run 1:
## apb_uart
module apb_uart #(
    parameter SYSTEM_FREQUENCY = 50_000_000,
    parameter SAMPLING_RATE = 16
)(
    input pclk,  
    input preset_n,  
    input psel,
    input penable,
    input pwrite,
    input[11:0] paddr,
    input[3:0] pstrb,
    input[31:0] pwdata,
    output pready,
    output pslverr,
    output[31:0] prdata,
    output irq,
    output logic baud_o,
    output logic tick_rx, 
    input cts_n,
    input rx,
    output tx,
    output rts_n
);
Settings: LEC_CHECK=0, ABC_AREA=1, CAP_MARGIN=5, CORE_MARGIN=2, CORE_UTILIZATION=71, CTS_CLUSTER_DIAMETER=258, CTS_CLUSTER_SIZE=15, SLEW_MARGIN=20; clock period 11.4 ns.
run.sh (not shown) runs the stock make flow with config.mk's settings and CLKGATE_MAP_FILE=.
The final layout from run 1, which completed every stage, passed the timing, DRC and antenna checks at the end of the flow.
> inputs changed (run 1 -> run 2)
Settings: CTS_CLUSTER_DIAMETER removed (was 258); CAP_MARGIN changed from 5 to 20; ABC_AREA removed (was 1); CORE_UTILIZATION changed from 71 to 40; CTS_CLUSTER_SIZE removed (was 15); the clock period (ns, I/O delays scaled along) changed from 11.4 to 5.51.
- Going from run 1 to run 2, via count shrank by 18%, hold slack flat, number of sequential cells comparable.
- apb_slave_inst.register_file_inst.lcr_o[10] as the worst setup path endpoint was reported by run 2, and uart_tx_top_inst.fifo_tx_inst.mem[2][3] by run 1.
- From run 1 to run 2 the numbers moved as follows: maximum vdd ir drop climbed 0.00010 V; sequential cell area share dropped 1.4 points.
## Diff of input files: run 3 against run 2
Settings: setting SETUP_SLACK_MARGIN to 0.77 for the first time; changing the clock period (ns, I/O delays scaled along) from 5.51 to 6.06.
Results
In terms of relative area of non-clock buffer cells in the final design, run 2 and run 3 differ only marginally.
When the final numbers for run 3 and run 2 were put side by side, the part of the total power dissipated in the clock network turned out to be greater in run 3.
When run 3 is set beside run 2, its count of clock-buffer cells in the layout turns out to be 13 larger.
Re path depth of the worst reg2reg path: no difference whatsoever between run 3 and run 2.
Worst setup slack on run 3 is up relative to run 2.
Reported for run 3 and run 2, number of hold buffers added after cts turned out identical to the last digit.
Run 3 vs. run 2: number of filler instances in the final layout lower, wire length of the first global-routing pass higher.
Input-level comparison between run 4 and run 3:
Settings: CORE_UTILIZATION: 40 -> 48; SETUP_SLACK_MARGIN: 0.77 -> unset; CTS_CLUSTER_SIZE: unset -> 98; the clock period (ns, I/O delays scaled along): 6.06 -> 12.0.
Results
- Diff run 3 -> run 4: clock network contribution to total cell area shows a reduction of 0.43 points, final hold slack comparable, area after synthesis stayed essentially flat.
- Status: post-CTS setup buffer count parity (run 4, run 3)


Starting RTL as in the previous note.
clock: 3.37 ns
lec_check: 0
abc_area: 1
cap_margin: 0
core_aspect_ratio: 0.7
core_margin: 2
core_utilization: 72
cts_cluster_diameter: 377
cts_cluster_size: 10
hold_slack_margin: 0.29
place_density_lb_addon: 0.12
setup_slack_margin: 0.99
slew_margin: 20
==> next run, changes <==
==> flow/config.mk (replaced) <==
export PLATFORM = sky130hd
export DESIGN_NAME = apb_uart
export DESIGN_NICKNAME = apb_uart
export VERILOG_FILES = /design/flow/design.v
export SDC_FILE = /design/flow/constraint.sdc
export NUM_CORES = 4
export LEC_CHECK = 0
export CAP_MARGIN = 10
export CORE_ASPECT_RATIO = 0.72
export CORE_MARGIN = 2
export CORE_UTILIZATION = 72
export CTS_CLUSTER_SIZE = 50
export HOLD_SLACK_MARGIN = 0.25
export PLACE_DENSITY_LB_ADDON = 0.0
export SETUP_SLACK_MARGIN = 0.99
export SLEW_MARGIN = 20
After rerunning: The new run went through all stages and came out clean. Final cell count came out lower by about a fifth. Flip-flop count is unchanged. Clock skew is about the same. Clock power came out lower by a few percent. Sequential power stays flat. Final area stays flat.
==> next run, changes <==
--- a/flow/config.mk
+++ b/flow/config.mk
@@ -6,10 +6,9 @@
 export NUM_CORES = 4
 export LEC_CHECK = 0
-export CAP_MARGIN = 10
-export CORE_ASPECT_RATIO = 0.72
+export CAP_MARGIN = 40
 export CORE_MARGIN = 2
 export CORE_UTILIZATION = 72
+export CTS_CLUSTER_DIAMETER = 43
 export CTS_CLUSTER_SIZE = 50
-export HOLD_SLACK_MARGIN = 0.25
 export PLACE_DENSITY_LB_ADDON = 0.0
 export SETUP_SLACK_MARGIN = 0.99
- flip-flop count stays the same
- worst setup slack is about the same
- register-to-register slack stays flat
- clock power increases by about a fifth
- global-route usage increases by 1.5 points
==> next run, changes <==
==> flow/config.mk (replaced) <==
export PLATFORM = sky130hd
export DESIGN_NAME = apb_uart
export DESIGN_NICKNAME = apb_uart
export VERILOG_FILES = /design/flow/design.v
export SDC_FILE = /design/flow/constraint.sdc
export NUM_CORES = 4
export LEC_CHECK = 0
export CAP_MARGIN = 0
export CORE_ASPECT_RATIO = 1.75
export CORE_MARGIN = 2
export CORE_UTILIZATION = 72
export CTS_CLUSTER_SIZE = 50
export HOLD_SLACK_MARGIN = 0.3
export PLACE_DENSITY_LB_ADDON = 0.01
export SETUP_SLACK_MARGIN = 0.96
export SLEW_MARGIN = 20
Via count went down by 4.2%.
Count of clock-buffer cells in the layout shrinks by 1.
Final area goes down by 2.6%.
Wire length fell by 8.1%.
Worst setup slack degrades by 0.13 ns.


Starting RTL as in the previous note.
==> flow/config.mk <==
export PLATFORM = sky130hd
export DESIGN_NAME = apb_uart
export DESIGN_NICKNAME = apb_uart
export VERILOG_FILES = /design/flow/design.v
export SDC_FILE = /design/flow/constraint.sdc
export NUM_CORES = 4
export LEC_CHECK = 0
export ABC_AREA = 1
export CAP_MARGIN = 20
export CELL_PAD_IN_SITES_DETAIL_PLACEMENT = 0
export CORE_ASPECT_RATIO = 0.71
export CORE_MARGIN = 2
export CORE_UTILIZATION = 72
export CTS_CLUSTER_DIAMETER = 210
export CTS_CLUSTER_SIZE = 15
export GPL_ROUTABILITY_DRIVEN = 0
export GPL_TIMING_DRIVEN = 1
export HOLD_SLACK_MARGIN = 0.3
export PLACE_DENSITY_LB_ADDON = 0.01
export SETUP_SLACK_MARGIN = 0.96
export SLEW_MARGIN = 20
==> flow/constraint.sdc <==
create_clock -name core_clock -period 3.37 [get_ports {pclk}]
set_input_delay 0.6740 -clock core_clock [delete_from_list [all_inputs] [get_ports {pclk}]]
set_output_delay 0.6740 -clock core_clock [all_outputs]
set_load 0.01 [all_outputs]
Change:
ABC_AREA = unset   (was 1)
CELL_PAD_IN_SITES_DETAIL_PLACEMENT = unset   (was 0)
CORE_ASPECT_RATIO = unset   (was 0.71)
CTS_CLUSTER_DIAMETER = unset   (was 210)
CTS_CLUSTER_SIZE = 62   (was 15)
GPL_ROUTABILITY_DRIVEN = unset   (was 0)
GPL_TIMING_DRIVEN = unset   (was 1)
HOLD_SLACK_MARGIN = 0.13   (was 0.3)
SETUP_SLACK_MARGIN = 0.98   (was 0.96)
What happened: The new run ran to the end with no violations. Flip-flop count is unchanged. Total power went up by about a fifth. Die area went down by a few percent. Non-clock buffer count climbs by 19. Critical path depth is higher by 12. Sequential power hardly moves. Design area came out higher by a few percent. Worst setup slack degrades by 250 ps.


apb_uart again, from the RTL that the note above started with.
clock: 14.4 ns
lec_check: 0
abc_area: 1
cap_margin: 20
core_margin: 2
core_utilization: 71
cts_cluster_diameter: 258
cts_cluster_size: 15
slew_margin: 20
Next try:
ABC_AREA = default   (was 1)
CORE_UTILIZATION = 61   (was 71)
CTS_CLUSTER_DIAMETER = default   (was 258)
CTS_CLUSTER_SIZE = default   (was 15)
clock period = 6.1 ns   (was 14.4 ns; I/O delays follow)
Result: Sequential share of layout area goes down by 0.65 points; routed wire length goes down by 10%; setup slack is worse by 5.8 ns; clock-buffer cell count goes up by 2; worst hold slack stays flat; core utilization goes down by 8.5 points; via count goes down by 16%; die area goes up by 14%; power goes up to 2.7 times its value; critical path depth goes up by 2.


apb_uart again, from the RTL that the note above started with.
==> flow/config.mk <==
export PLATFORM = sky130hd
export DESIGN_NAME = apb_uart
export DESIGN_NICKNAME = apb_uart
export VERILOG_FILES = /design/flow/design.v
export SDC_FILE = /design/flow/constraint.sdc
export NUM_CORES = 4
export LEC_CHECK = 0
export CAP_MARGIN = 20
export CORE_MARGIN = 2
export CORE_UTILIZATION = 58
export CTS_CLUSTER_SIZE = 60
export MIN_ROUTING_LAYER = met2
export SLEW_MARGIN = 20
==> flow/constraint.sdc <==
create_clock -name core_clock -period 20.0 [get_ports {pclk}]
set_input_delay 4.0000 -clock core_clock [delete_from_list [all_inputs] [get_ports {pclk}]]
set_output_delay 4.0000 -clock core_clock [all_outputs]
set_load 0.01 [all_outputs]
The baseline produced a clean layout.
Edit:
- CORE_UTILIZATION: 58 -> 40
- CTS_CLUSTER_SIZE: 60 -> default
- MIN_ROUTING_LAYER: met2 -> default
What happened: Synthesized area stays the same; non-clock buffer count is higher by 6; setup slack improves by 28 ps; final cell count climbs by 7.9%; design area grows by 0.83%; clock power shrinks by about 5%; global-route usage is lower by 23 points.
Edit:
- CELL_PAD_IN_SITES_DETAIL_PLACEMENT: default -> 1
- CELL_PAD_IN_SITES_GLOBAL_PLACEMENT: default -> 3
- CORE_MARGIN: 2 -> 7
- CORE_UTILIZATION: 40 -> 64
- CTS_CLUSTER_SIZE: default -> 18
- GPL_ROUTABILITY_DRIVEN: default -> 0
- MIN_ROUTING_LAYER: default -> met2
- SETUP_SLACK_MARGIN: default -> 5.0
- SLEW_MARGIN: 20 -> 25
Result: The changed run failed in 3_1_place_gp_skip_io on GPL-0301; die area came out lower by a quarter to a third; area after synthesis stays the same; synthesized cell count is unchanged.
Edit:
- CELL_PAD_IN_SITES_DETAIL_PLACEMENT: 1 -> 2
- CORE_UTILIZATION: 64 -> 58
- CTS_CLUSTER_SIZE: 18 -> 60
- GPL_ROUTABILITY_DRIVEN: 0 -> default
- SLEW_MARGIN: 25 -> 20
The new run never finished: it broke off in 3_1_place_gp_skip_io.
Synthesized cell count is unchanged.
Area after synthesis is unchanged.
Die size rose by roughly a tenth.
No activity file was given, so power comes from the tool's default toggle rates.
